==> job 6314: inputs <==
Design project_euler_17, start of the top module:
module project_euler_17(
  input clk,
  input reset,
  output reg [3:0] ones_digit,
  output reg [3:0] tens_digit,
  output reg [3:0] hundreds_digit,
  output reg [15:0] letter_count,
  output reg done
);
Settings: LEC_CHECK=0, CAP_MARGIN=20, CORE_MARGIN=2, CORE_UTILIZATION=72, CTS_CLUSTER_DIAMETER=375, CTS_CLUSTER_SIZE=100, PLACE_DENSITY=0.42, SLEW_MARGIN=20; clock period 4.86 ns.
run.sh (not shown) runs the stock make flow with config.mk's settings and CLKGATE_MAP_FILE=.
==> job 8620 (differences from job 6314) <==
--- a/flow/config.mk
+++ b/flow/config.mk
@@ -9,6 +9,5 @@
 export CORE_MARGIN = 2
-export CORE_UTILIZATION = 72
-export CTS_CLUSTER_DIAMETER = 375
-export CTS_CLUSTER_SIZE = 100
-export PLACE_DENSITY = 0.42
+export CORE_UTILIZATION = 63
+export SETUP_SLACK_MARGIN = 2.67
 export SLEW_MARGIN = 20
+export TNS_END_PERCENT = 20
==> flow/constraint.sdc (replaced) <==
create_clock -name core_clock -period 10.0 [get_ports {clk}]
set_input_delay 2.0000 -clock core_clock [delete_from_list [all_inputs] [get_ports {clk}]]
set_output_delay 2.0000 -clock core_clock [all_outputs]
set_load 0.01 [all_outputs]
==> results <==
quantity	job 8620	job 6314
Placeable core region	0.00441 mm^2	0.00394 mm^2
Die boundary width	72.0 um	67.6 um
Fraction of synthesized area in multiplexers	0.0185	0.0185
Placement row count	24	23
Core utilization at floorplan	0.659	0.738
Placement-stage worst setup slack	3.27 ns	-0.872 ns
HPWL Detailed	4.71 mm	6.99 mm
Count of instantiated cells in the yosys netlist	362	362
I/O pin total	31	31
Compound Share, Synth	0.212	0.212
Seq share, synth	0.249	0.249
Outcome	complete, no violations	aborted with a tool error
Last stage reached	-	clock tree synthesis
Die span in y	72.0 um	67.6 um
Chip area estimate from yosys synthesis	0.00291 mm^2	0.00291 mm^2
Yosys Warn Count	1	1
Mapped Cells	362	362
Die Footprint	0.00518 mm^2	0.00457 mm^2
Placed inst area	0.00318 mm^2	0.00368 mm^2
Post-synthesis instance area	0.00291 mm^2	0.00291 mm^2
Synth Area in XOR/XNOR	0.0873	0.0873
Placer's final routability congestion estimate	0.930	0.980
Proportion of register bits with asynchronous set or reset after synthesis	1.00	1.00
Number of cells after detailed placement	424	478

---

==> violet <==
Starting RTL as in the previous note.
make LEC_CHECK=0 CAP_MARGIN=35 CORE_MARGIN=2 CORE_UTILIZATION=61 CTS_CLUSTER_SIZE=49 SETUP_SLACK_MARGIN=1.48 SLEW_MARGIN=20 finish   # period 5.86 ns
==> fjord: changes against violet <==
--- a/flow/config.mk
+++ b/flow/config.mk
@@ -7,7 +7,7 @@
 export LEC_CHECK = 0
-export CAP_MARGIN = 35
+export ABC_AREA = 1
+export CAP_MARGIN = 20
 export CORE_MARGIN = 2
-export CORE_UTILIZATION = 61
-export CTS_CLUSTER_SIZE = 49
-export SETUP_SLACK_MARGIN = 1.48
+export CORE_UTILIZATION = 40
+export HOLD_SLACK_MARGIN = 0.11
 export SLEW_MARGIN = 20
==> flow/constraint.sdc (replaced) <==
create_clock -name core_clock -period 10.0 [get_ports {clk}]
set_input_delay 2.0000 -clock core_clock [delete_from_list [all_inputs] [get_ports {clk}]]
set_output_delay 2.0000 -clock core_clock [all_outputs]
set_load 0.01 [all_outputs]
==> delta: changes against violet <==
--- a/flow/config.mk
+++ b/flow/config.mk
@@ -7,7 +7,7 @@
 export LEC_CHECK = 0
-export CAP_MARGIN = 35
+export CAP_MARGIN = 20
+export CORE_ASPECT_RATIO = 0.5
 export CORE_MARGIN = 2
-export CORE_UTILIZATION = 61
-export CTS_CLUSTER_SIZE = 49
-export SETUP_SLACK_MARGIN = 1.48
+export CORE_UTILIZATION = 65
 export SLEW_MARGIN = 20
+export TNS_END_PERCENT = 10
==> flow/constraint.sdc (replaced) <==
create_clock -name core_clock -period 10.0 [get_ports {clk}]
set_input_delay 2.0000 -clock core_clock [delete_from_list [all_inputs] [get_ports {clk}]]
set_output_delay 2.0000 -clock core_clock [all_outputs]
set_load 0.01 [all_outputs]
==> changes_impl.md <==
### Metrics

* Hold WS at 472 ps
* Row cnt at 29
* Clock power frac at 34.4%
* Die X at 85.9 um
* Design area at 0.00317 mm2
* Logic share of the area at 53.7%
* Status: timing/DRC/antenna clean
* Internal at 0.263 mW
* Drt wl/cell at 12.0 um
* Total Wirelength at 6.20 mm
* Grt met3 use at 3.08%
* Avg Vias per Cell at 4.91
* Switching share of power at 27.3%
* CP required at 10190 ps
* Mapped Area at 0.00268 mm2
* Placed cells at 508
-- figures above: fjord

==> changes_impl.md <==
### Metrics

* CP required at 10160 ps
* Logic share of the area at 59.8%
* Internal at 0.270 mW
* Placed cells at 429
* Hold WS at 488 ps
* Mapped Area at 0.00291 mm2
* Design area at 0.00331 mm2
* Avg Vias per Cell at 6.24
* Row cnt at 17
* WL met2 at 3.03 mm
* Switching share of power at 29.6%
* Clock-cell share at 3.63%
* Max Freq at 145 MHz
* Status: timing/DRC/antenna clean
* Crit end category: flop
* # nets final at 400
* Grt met3 use at 5.06%
* Total Wirelength at 6.86 mm
* Die X at 98.6 um
-- figures above: delta

==> changes_impl.md <==
### Metrics

* CTS tree: built
* Area contributors post-synth: dfrtp_1, ha_1, o21ai_0, xnor2_1, nand2_1
* Total Wirelength at 8.86 mm
* Switching share of power at 34.5%
* CP required at 6030 ps
* Row cnt at 25
* Clock power frac at 26.4%
* Avg Vias per Cell at 6.41
* Mapped Area at 0.00291 mm2
* Internal at 0.416 mW
* Grt met3 use at 5.25%
* Status: timing/DRC/antenna clean
* Logic share of the area at 57.2%
* Placed cells at 444
* Hold WS at 495 ps
* Worst Hold Class: flop to flop
* AO/OA Area Share at 21.2%
-- figures above: violet

Power is estimated from default activity; no workload was simulated.
